## onyx
==> flow/design.v <==
`timescale 1ns/1ps
module array_mult_top (
    input             clk,
    input      [15:0] a,
    input      [15:0] b,
    output reg [31:0] p
);
    reg  [15:0] a_q, b_q;
    wire [31:0] prod;
    array_multiplier u_mult (
        .in_A(a_q),
        .in_B(b_q),
        .prod_out(prod)
    );
    always @(posedge clk) begin
        a_q <= a;
        b_q <= b;
        p   <= prod;
    end
endmodule

`timescale 1ns/1ps
module array_multiplier (
    input  [15:0] in_A,
    input  [15:0] in_B,
    output [31:0] prod_out
);
    wire [15:0] pp [15:0];   
    genvar i, j;
    generate
        for (i = 0; i < 16; i = i + 1) begin : GEN_PP_ROW
            for (j = 0; j < 16; j = j + 1) begin : GEN_PP_COL
                assign pp[i][j] = in_A[j] & in_B[i];
            end
        end
    endgenerate
    wire [31:0] row_sum [15:0];
    wire [31:0] row_carry [15:0];
    assign row_sum[0]   = {16'b0, pp[0]};
    assign row_carry[0] = 32'b0;
    genvar r;
    generate
        for (r = 1; r < 16; r = r + 1) begin : ADDER_ROWS
            wire [31:0] shifted_pp = { {16 - r{1'b0}}, pp[r], {r{1'b0}} };
            adder32 ADD_STAGE (
                .in_a(row_sum[r-1]),
                .in_b(shifted_pp),
                .cin(1'b0),
                .sum(row_sum[r]),
                .cout(row_carry[r])
            );
        end
    endgenerate
    assign prod_out = row_sum[15];
endmodule
module adder32 (
    input  [31:0] in_a,
    input  [31:0] in_b,
    input         cin,
    output [31:0] sum,
    output        cout
);
    wire [31:0] carry;
    genvar k;
    full_adder FA0 (.a(in_a[0]), .b(in_b[0]), .cin(cin), .sum(sum[0]), .cout(carry[0]));
    generate
        for (k = 1; k < 32; k = k + 1) begin : FA_CHAIN
            full_adder FAi (.a(in_a[k]), .b(in_b[k]), .cin(carry[k-1]), .sum(sum[k]), .cout(carry[k]));
        end
    endgenerate
    assign cout = carry[31];
endmodule
module full_adder (
    input  a,
    input  b,
    input  cin,
    output sum,
    output cout
);
    assign sum  = a ^ b ^ cin;
    assign cout = (a & b) | (b & cin) | (a & cin);
endmodule
clock: 10.9 ns
lec_check: 0
abc_area: 1
cap_margin: 20
core_margin: 2
core_utilization: 72
cts_cluster_size: 10
place_density: 0.38
setup_slack_margin: 2.58
slew_margin: 20
tns_end_percent: 20
run.sh (not shown) runs the stock make flow with config.mk's settings and CLKGATE_MAP_FILE=.
Status onyx: flow complete, layout not clean - negative setup slack
The inputs of lagoon differ from those of onyx as listed below.
Settings: a deleted SETUP_SLACK_MARGIN that had been 2.58; a deleted CTS_CLUSTER_SIZE that had been 10; a change of PLACE_DENSITY from 0.38 to 0.6; a deleted TNS_END_PERCENT that had been 20; a change of CORE_UTILIZATION from 72 to 68; a change of the clock period (ns, I/O delays scaled along) from 10.9 to 24.6.
==> comparison <==
lagoon completed end to end with timing, DRC and antenna clean.
Simple-gate portion of the synthesized area essentially unchanged between lagoon and onyx.
Changes observed in lagoon relative to onyx: number of fillers in the final layout rose 305; time the final worst path needs with I/O delays and setup rose 1440 ps; final worst-path setup slack rose 12260 ps.
[inputs] garnet vs lagoon
Settings: ABC_AREA no longer set, was 1; CORE_UTILIZATION now 71, was 68; PLACE_DENSITY no longer set, was 0.6; PLACE_DENSITY_LB_ADDON now 0.01, previously not set; the clock period (ns, I/O delays scaled along) now 16.1, was 24.6.
## What came out
Every stage of garnet finished as expected; the final checks, on the other hand, flagged negative setup slack, which means the layout fails.
Re pre-placement core utilization: lagoon was lower than garnet.
| measured slew at the worst slew-check pin | garnet vs lagoon | 75 ps lower |
NOTE: number of cells traversed by the worst hold path in garnet falls short of that of lagoon
[inputs] fjord vs garnet
Settings: CTS_CLUSTER_DIAMETER newly set to 206; ABC_AREA newly set to 1; PLACE_DENSITY_LB_ADDON changed from 0.01 to 0.06.
[summary]
fjord ran in full, but the layout does not pass; the checks complain about negative setup slack.
Comparing setup slack for garnet and fjord, the smaller number came from garnet.
Summary of fjord over garnet: antenna diode count did not really move.
As far as fraction of area in clock buffers and inverters is concerned, fjord and garnet perform about the same.
Between fjord and garnet, it is fjord whose synthesized cell count is higher, by 256.
Going from garnet to fjord, number of global-route vias before repair increased about 15%, setup TNS +1690 ps.
The register area was comparable across garnet and fjord.
